## mult32x32_fast
module mult32x32_fast (
    input logic clk,             
    input logic reset,           
    input logic start,           
    input logic [31:0] a,        
    input logic [31:0] b,        
    output logic busy,           
    output logic [63:0] product  
);
Size: ~1400 cells after synthesis, about 73 flip-flops, ~130 I/O pins, ~11000 um2 of cells after synthesis.
Settings: LEC_CHECK=0, CAP_MARGIN=20, CORE_MARGIN=2, CORE_UTILIZATION=70, CTS_CLUSTER_SIZE=39, PLACE_DENSITY=0.71, SETUP_SLACK_MARGIN=-0.82, SLEW_MARGIN=20, TNS_END_PERCENT=5; clock period 9.39 ns.
run.sh (not shown) runs the stock make flow with config.mk's settings and CLKGATE_MAP_FILE=.
The baseline ended with an error in global routing (5_1_grt).
Next try:
Settings changed: CORE_UTILIZATION 70 to 68, PLACE_DENSITY 0.71 to unset, SETUP_SLACK_MARGIN -0.82 to -0.8, TNS_END_PERCENT 5 to unset.
Clock period 9.39 ns to 9.44 ns, I/O delays scaled along.
With this change the flow ran to the end with violations: setup timing.
Die area increases by a few percent.
Synthesized cell count does not change.
Synthesized area is unchanged.
Next try:
Settings changed: CORE_UTILIZATION 68 to 20, CTS_CLUSTER_SIZE 39 to unset, SETUP_SLACK_MARGIN -0.8 to unset.
Clock period 9.44 ns to 12.2 ns, I/O delays scaled along.
What happened: Now the flow completed with no timing, DRC or antenna violations. Critical path depth fell by 4. Setup slack is better by 1200 ps. Wire length falls by about 3.4%. Cell area went down by about 8%. Core utilization drops by 67 points. Final cell count climbs by about 15%.
Next try:
Settings changed: CORE_UTILIZATION 20 to 58, SETUP_SLACK_MARGIN set to 1.24.
Clock period 12.2 ns to 5.18 ns, I/O delays scaled along.
Outcome: Now the flow did not get past global routing (5_1_grt) with GRT-0116; synthesized cell count stays the same; area after synthesis does not change; die area goes down by 65%.

mult32x32_fast again, from the RTL that the note above started with.
## mult32x32_fast
module mult32x32_fast (
    input logic clk,             
    input logic reset,           
    input logic start,           
    input logic [31:0] a,        
    input logic [31:0] b,        
    output logic busy,           
    output logic [63:0] product  
);
    logic [1:0] a_sel;
    logic b_sel;
    logic [2:0] shift_sel;
    logic upd_prod;
    logic clr_prod;
    logic a_msb_is_0;
    logic b_msw_is_0;
    mult32x32_fast_fsm f_fsm_m(
        .clk(clk),
        .reset(reset),
        .start(start),
        .busy(busy),
        .a_sel(a_sel),
        .b_sel(b_sel),
        .shift_sel(shift_sel),
        .upd_prod(upd_prod),
        .clr_prod(clr_prod),
        .a_msb_is_0(a_msb_is_0),
        .b_msw_is_0(b_msw_is_0)
    );
    mult32x32_fast_arith f_arith_m(
        .clk(clk),
        .reset(reset),
        .a(a),
        .b(b),
        .a_sel(a_sel),
        .b_sel(b_sel),
        .shift_sel(shift_sel),
        .upd_prod(upd_prod),
        .clr_prod(clr_prod),
        .a_msb_is_0(a_msb_is_0),
        .b_msw_is_0(b_msw_is_0),
        .product(product)
    );
endmodule
Settings: LEC_CHECK=0, CAP_MARGIN=20, CORE_MARGIN=2, CORE_UTILIZATION=65, CTS_CLUSTER_SIZE=59, SETUP_SLACK_MARGIN=-0.49, SLEW_MARGIN=20, TNS_END_PERCENT=5; clock period 8.6 ns.
The first run aborted during global routing with GRT-0116.
Then changed:
Settings changed: CORE_UTILIZATION 65 to 68, CTS_CLUSTER_SIZE 59 to 39, TNS_END_PERCENT 5 to not set.
Clock period 8.6 ns to 9.27 ns, I/O delays scaled along.
=>
- The changed run died in global routing
- area after synthesis does not change
- die area shrinks by 4.3%
- synthesized cell count does not change
Then changed:
Settings changed: CORE_UTILIZATION 68 to 40, CTS_CLUSTER_SIZE 39 to not set, SETUP_SLACK_MARGIN -0.49 to not set.
Clock period 9.27 ns to 9.33 ns, I/O delays scaled along.
What happened:
- With this change the flow went through all stages and came out clean
- synthesized cell count does not change
- die area grows by 68%
- area after synthesis is unchanged

Setup of JK:
mult32x32_fast again, from the RTL that the note above started with.
Settings: LEC_CHECK=0, ABC_AREA=1, CAP_MARGIN=0, CORE_ASPECT_RATIO=0.5, CORE_MARGIN=9, CORE_UTILIZATION=39, CTS_CLUSTER_DIAMETER=96, CTS_CLUSTER_SIZE=15, PLACE_DENSITY=0.95, SETUP_SLACK_MARGIN=-0.53, SLEW_MARGIN=5, TNS_END_PERCENT=10; clock period 9.5 ns.
## Diff of input files: MS against JK
Settings: CORE_UTILIZATION: 39 -> 40; SETUP_SLACK_MARGIN: -0.53 -> -0.5; CTS_CLUSTER_SIZE: 15 -> 45; SLEW_MARGIN: 5 -> 20; PLACE_DENSITY_LB_ADDON: unset -> 0.04; PLACE_DENSITY: 0.95 -> unset.
==> results <==
- Re routed length on met1: MS is 20% up on JK.
- Instance count on the critical path went up by a few percent going from JK to MS.
- MS does better than JK on fmax.
Modified inputs, AL compared to MS
Settings: GPL_TIMING_DRIVEN now 0, previously not set; CTS_CLUSTER_DIAMETER now 210, was 96; SETUP_SLACK_MARGIN no longer set, was -0.5; ABC_AREA no longer set, was 1; CAP_MARGIN now 15, was 0; CELL_PAD_IN_SITES_DETAIL_PLACEMENT now 2, previously not set; CTS_CLUSTER_SIZE no longer set, was 45; MIN_ROUTING_LAYER now met2, previously not set; HOLD_SLACK_MARGIN now -0.05, previously not set; PLACE_DENSITY_LB_ADDON now 0.23, was 0.04; TNS_END_PERCENT now 50, was 10; CORE_MARGIN now 2, was 9; CORE_ASPECT_RATIO now 0.89, was 0.5.
[summary]
Diff MS..AL | fraction of registers with async set/reset | unchanged. clock tree synthesis: AL exited with error. Going from MS to AL, post-synthesis sequential area ratio shows an increase of 1.9 points, number of instances in the synthesized netlist shows a reduction of about 30%, count of unique library cells instantiated by Yosys shows an increase of 24. From MS to AL the numbers moved as follows: chip area line of the yosys report moved down; height of the die shows an increase of about 12%; cell count listed in synth_stat.txt dropped 31%.
## Diff of input files: TR against AL
Settings: TNS_END_PERCENT now 10, was 50; MIN_ROUTING_LAYER no longer set, was met2; CORE_MARGIN now 9, was 2; CTS_CLUSTER_SIZE now 45, previously not set; CELL_PAD_IN_SITES_DETAIL_PLACEMENT no longer set, was 2; PLACE_DENSITY_LB_ADDON now 0.04, was 0.23; CORE_ASPECT_RATIO now 1.54, was 0.89; SETUP_SLACK_MARGIN now -0.5, previously not set; HOLD_SLACK_MARGIN no longer set, was -0.05; CTS_CLUSTER_DIAMETER now 379, was 210; GPL_TIMING_DRIVEN no longer set, was 0; ABC_AREA now 1, previously not set; CAP_MARGIN now 20, was 15.
Notes after the runs:
Diff AL -> TR | gate count of the mapped netlist | up by more than a quarter. On total cell area reported by yosys after synthesis: TR sits above AL. | starting density of the core | AL vs TR | ≈ equal |. Going from AL to TR, width of the die down about 11%; chip area rose by 9500 um2. TR completed every stage of the flow, and the final layout passed the timing, design-rule and antenna checks. Comparing AL and TR, the higher placed wire-length estimate was measured on AL. Summary: with AL as the reference, synthesized area in TR moved up by more than 10%. [compare] base=AL new=TR: number of cell rows shows an increase of 40%, placer's final routability congestion estimate moved up, sequential element share of the synthesized area went down 1.9 points. Simple-gate share of the synthesized area ended up 15 points higher on TR than on AL.
## Diff of input files: PW against TR
Settings: ABC_AREA no longer set, was 1; TNS_END_PERCENT now 50, was 10; MIN_ROUTING_LAYER now met2, previously not set; CELL_PAD_IN_SITES_DETAIL_PLACEMENT now 2, previously not set; HOLD_SLACK_MARGIN now -0.05, previously not set; CTS_CLUSTER_SIZE no longer set, was 45; SETUP_SLACK_MARGIN no longer set, was -0.5; CAP_MARGIN now 15, was 20; CORE_MARGIN now 2, was 9; PLACE_DENSITY_LB_ADDON now 0.23, was 0.04; CTS_CLUSTER_DIAMETER no longer set, was 379; CORE_ASPECT_RATIO now 1.02, was 1.54.
--- outcome ---
PW did not run to completion, as it errored out during detailed placement.
Number of nets in the synthesized netlist (PW over TR): decrease, 28%
Compared with TR, die extent in y in PW decreased by more than a quarter.
Relative to TR, post-synth design cell area has decreased by 12% in PW.
PW vs. TR: aoi/oai-family share of the synthesized area went up by 8.5 points.
Summary of PW over TR: horizontal die dimension grew by about 5%; fraction of the core area occupied by cells at floorplan held steady.
Routability congestion estimate from global placement of PW exceeds that of TR by a few percent.
Against TR, die area in PW came out better.
Tally of buffers added on design ports of TR is on par with PW.
Re synthesis area per yosys: PW and TR aren't equal, and the lower value belongs to PW.
Of PW and TR, the run reporting the higher count of mapped cells out of synthesis was TR.

mult32x32_fast again, from the RTL that the note above started with.
Settings: LEC_CHECK=0, ABC_AREA=1, CAP_MARGIN=15, CELL_PAD_IN_SITES_DETAIL_PLACEMENT=0, CORE_ASPECT_RATIO=0.89, CORE_MARGIN=2, CORE_UTILIZATION=40, CTS_CLUSTER_DIAMETER=210, GPL_TIMING_DRIVEN=0, HOLD_SLACK_MARGIN=-0.05, MAX_ROUTING_LAYER=met4, MIN_ROUTING_LAYER=met2, PLACE_DENSITY_LB_ADDON=0.23, SLEW_MARGIN=20, TNS_END_PERCENT=50; clock period 9.5 ns.
The starting point aborted during 5_1_grt.
==> next run, changes <==
- ABC_AREA: 1 -> default
- CAP_MARGIN: 15 -> 40
- CELL_PAD_IN_SITES_DETAIL_PLACEMENT: 0 -> default
- CORE_ASPECT_RATIO: 0.89 -> default
- CORE_MARGIN: 2 -> 10
- CORE_UTILIZATION: 40 -> 30
- CTS_CLUSTER_DIAMETER: 210 -> default
- GPL_TIMING_DRIVEN: 0 -> default
- HOLD_SLACK_MARGIN: -0.05 -> default
- MAX_ROUTING_LAYER: met4 -> default
- MIN_ROUTING_LAYER: met2 -> default
- PLACE_DENSITY_LB_ADDON: 0.23 -> default
- TNS_END_PERCENT: 50 -> default
What happened: This time the run passed the timing, design-rule and antenna checks; area after synthesis came out lower by about 12%; synthesized cell count came out lower by 31%; die size came out higher by 36%.
==> next run, changes <==
- CORE_UTILIZATION: 30 -> 21
- HOLD_SLACK_MARGIN: default -> 0.22
- SETUP_SLACK_MARGIN: default -> -0.94
Effect:
- This time the run produced a layout that fails on negative setup slack
- hold slack is better by 0.013 ns
- maximum frequency fell by about 6%
- wire length stays flat
- first-iteration DRC count fell by about 11%
- worst setup slack is worse by 0.63 ns
- area after synthesis does not change

== job 7980 ==
The RTL this note starts from:
==> flow/design.v <==
module mult32x32_fast_arith (
    input logic clk,              
    input logic reset,            
    input logic [31:0] a,         
    input logic [31:0] b,         
    input logic [1:0] a_sel,      
    input logic b_sel,            
    input logic [2:0] shift_sel,  
    input logic upd_prod,         
    input logic clr_prod,         
    output logic a_msb_is_0,      
    output logic b_msw_is_0,      
    output logic [63:0] product   
);
    logic [7:0] a_out;
    logic [15:0] b_out;
    logic [24:0] multi_out;
    logic [63:0] shift_out;
    logic [63:0] adder_out;
    logic [63:0] ff_out;
    assign a_msb_is_0 = ~|a[31:24];  
    assign b_msw_is_0 = ~|b[31:16];  
    always_comb begin
        case (a_sel)
            2'd0: a_out = a[7:0];
            2'd1: a_out = a[15:8];
            2'd2: a_out = a[23:16];
            2'd3: a_out = a[31:24];
            default: a_out = 8'd0;
        endcase
    end
    always_comb begin
        case (b_sel)
            1'b0: b_out = b[15:0];
            1'b1: b_out = b[31:16];
            default: b_out = 16'd0;
        endcase
    end
    always_comb begin
        multi_out = b_out * a_out;
    end
    always_comb begin
        case (shift_sel)
            3'd0: shift_out = multi_out << 0;
            3'd1: shift_out = multi_out << 8;
            3'd2: shift_out = multi_out << 16;
            3'd3: shift_out = multi_out << 24;
            3'd4: shift_out = multi_out << 32;
            3'd5: shift_out = multi_out << 40;
            default: shift_out = 64'd0;
        endcase
    end
    always_comb begin
        adder_out = shift_out + ff_out;
    end
    always_ff @(posedge clk or posedge reset) begin
        if (reset) begin
            ff_out <= '0;
        end else begin
            if (clr_prod) begin
                ff_out <= '0;
            end else if (upd_prod) begin
                ff_out <= adder_out;
            end 
        end 
    end
   assign product = ff_out;
endmodule
module mult32x32_fast_fsm (
    input logic clk,               
    input logic reset,             
    input logic start,             
    input logic a_msb_is_0,        
    input logic b_msw_is_0,        
    output logic busy,             
    output logic [1:0] a_sel,      
    output logic b_sel,            
    output logic [2:0] shift_sel,  
    output logic upd_prod,         
    output logic clr_prod          
);
    typedef enum {
        idle_st,
        a0_b0_st,
        a1_b0_st,
        a2_b0_st,
        a3_b0_st,
        a0_b1_st,
        a1_b1_st,
        a2_b1_st,
        a3_b1_st
      } sm_type;
    sm_type current_state;
    sm_type next_state;
    always_ff @(posedge clk, posedge reset) begin
        if (reset == 1'b1) begin
            current_state <= idle_st;
        end
        else begin
            current_state <= next_state;
        end
    end
    always_comb begin
        next_state = current_state;
        busy = 1'b1;
        a_sel = 2'b00;
        b_sel = 1'b0;
        shift_sel = 3'b000;  
        upd_prod = 1'b1;
        clr_prod = 1'b0;
        case (current_state)
            idle_st: begin
                busy = 1'b0;
                if (start == 1'b1) begin
                    next_state = a0_b0_st;
                    upd_prod = 1'b0;
                    clr_prod = 1'b1;
                end
                else begin
                    upd_prod = 1'b0;
                    clr_prod = 1'b0;
                end
            end
            a0_b0_st: begin
                next_state = a1_b0_st;
                shift_sel = 3'b000;  
            end
            a1_b0_st: begin
                next_state = a2_b0_st;
                a_sel = 2'b01;
                shift_sel = 3'b001;  
            end
            a2_b0_st: begin
                a_sel = 2'b10;
                shift_sel = 3'b010;  
                if (a_msb_is_0 == 1'b1) begin
                    if (b_msw_is_0 == 1'b1) begin
                        next_state = idle_st;
                    end
                    else begin
                        next_state = a0_b1_st;
                    end
                end
                else begin
                    next_state = a3_b0_st;
                end
            end
            a3_b0_st: begin
                a_sel = 2'b11;
                shift_sel = 3'b011;  
                if (b_msw_is_0 == 1'b1) begin
                    next_state = idle_st;
                end
                else begin
                    next_state = a0_b1_st;
                end
            end
            a0_b1_st: begin
                next_state = a1_b1_st;
                a_sel = 2'b00;
                b_sel = 1'b1;
                shift_sel = 3'b010;  
            end
            a1_b1_st: begin
                next_state = a2_b1_st;
                a_sel = 2'b01;
                b_sel = 1'b1;
                shift_sel = 3'b011;  
            end
            a2_b1_st: begin
                a_sel = 2'b10;
                b_sel = 1'b1;
                shift_sel = 3'b100;  
                if (a_msb_is_0 == 1'b1) begin
                    next_state = idle_st;
                end
                else begin
                    next_state = a3_b1_st;
                end
            end
            a3_b1_st: begin
                a_sel = 2'b11;
                b_sel = 1'b1;
                shift_sel = 3'b101;  
                busy = 1'b1;
                if (start == 0) begin
                    next_state = idle_st;
                end
                else begin
                    next_state = a0_b0_st;
                    upd_prod = 1'b0;
                    clr_prod = 1'b1;
                end
            end
        endcase
    end
endmodule
module mult32x32_fast (
    input logic clk,             
    input logic reset,           
    input logic start,           
    input logic [31:0] a,        
    input logic [31:0] b,        
    output logic busy,           
    output logic [63:0] product  
);
    logic [1:0] a_sel;
    logic b_sel;
    logic [2:0] shift_sel;
    logic upd_prod;
    logic clr_prod;
    logic a_msb_is_0;
    logic b_msw_is_0;
    mult32x32_fast_fsm f_fsm_m(
        .clk(clk),
        .reset(reset),
        .start(start),
        .busy(busy),
        .a_sel(a_sel),
        .b_sel(b_sel),
        .shift_sel(shift_sel),
        .upd_prod(upd_prod),
        .clr_prod(clr_prod),
        .a_msb_is_0(a_msb_is_0),
        .b_msw_is_0(b_msw_is_0)
    );
    mult32x32_fast_arith f_arith_m(
        .clk(clk),
        .reset(reset),
        .a(a),
        .b(b),
        .a_sel(a_sel),
        .b_sel(b_sel),
        .shift_sel(shift_sel),
        .upd_prod(upd_prod),
        .clr_prod(clr_prod),
        .a_msb_is_0(a_msb_is_0),
        .b_msw_is_0(b_msw_is_0),
        .product(product)
    );
endmodule
export LEC_CHECK = 0
export CAP_MARGIN = 20
export CORE_MARGIN = 2
export CORE_UTILIZATION = 70
export CTS_CLUSTER_SIZE = 39
export HOLD_SLACK_MARGIN = 0.29
export PLACE_DENSITY = 0.71
export SETUP_SLACK_MARGIN = -0.8
export SLEW_MARGIN = 20
create_clock -name core_clock -period 9.44 [get_ports {clk}]
As the logs show, job 7980 stopped at 5_1_grt after a tool error, so it never reached the end of the flow.
### job 7980 -> job 4526
Settings: SETUP_SLACK_MARGIN no longer set, was -0.8; CORE_UTILIZATION now 40, was 70; HOLD_SLACK_MARGIN no longer set, was 0.29; CTS_CLUSTER_SIZE no longer set, was 39; PLACE_DENSITY no longer set, was 0.71; the clock period (ns, I/O delays scaled along) now 9.5, was 9.44.
Findings:
- Both conditions hold for job 4526: the flow ran to the end and the final layout passed the timing, design-rule and antenna checks.
- Going from job 7980 to job 4526, HPWL after detailed placement fell about 10%, last weighted congestion value of the routability-driven placer shows a reduction of 6.5%, synthesized area per cell now sits at about the same level, area enclosed by the die boundary went up.
- Re cell count listed in synth_stat.txt: no difference whatsoever between job 7980 and job 4526.
- In the metrics for job 4526 and job 7980, the one carrying the higher post-CTS setup repair buffer count is job 4526.
- Going from job 7980 to job 4526, post-placement setup slack +0.33 ns; die height went up 41 µm.
What job 2421 does differently from job 4526 at the input level:
Settings: a change of CORE_UTILIZATION from 40 to 55; a change of the clock period (ns, I/O delays scaled along) from 9.5 to 5.15.
Results
Job 2421 is listed as incomplete: the tool reported an error in 5_1_grt and the run ended there.
Where estimated wirelength of the detail-placed design is concerned, job 4526 is better than job 2421.
Compare job 2421 and job 4526 | core utilization before placement higher: job 2421
Status: number of H-tree levels parity (job 4526, job 2421)
Height of the die, job 2421 and job 4526: lower on job 2421
Diff job 2421 and job 4526: placed cell count higher in job 4526
Compared with job 4526, in job 2421 chip area estimate from yosys synthesis did not really move, number of gates resized after CTS went up, overall chip area went down, area of the placeable core went down.
Input changes introduced in job 3810 (baseline for comparison: job 2421):
Settings: CORE_UTILIZATION now 68, was 55; MAX_ROUTING_LAYER now met4, previously not set; CTS_CLUSTER_SIZE now 31, previously not set; the clock period (ns, I/O delays scaled along) now 8.48, was 5.15.
Findings:
For job 3810, the flow was terminated by a tool error in 4_1_cts and produced no final design. Job 3810 vs job 2421, total placed instance area went down by about 3.5%. Compared with job 2421, in job 3810 area of the core region went down; die size dropped about 19%. The run showing the greater final RePlAce weighted congestion is job 3810.
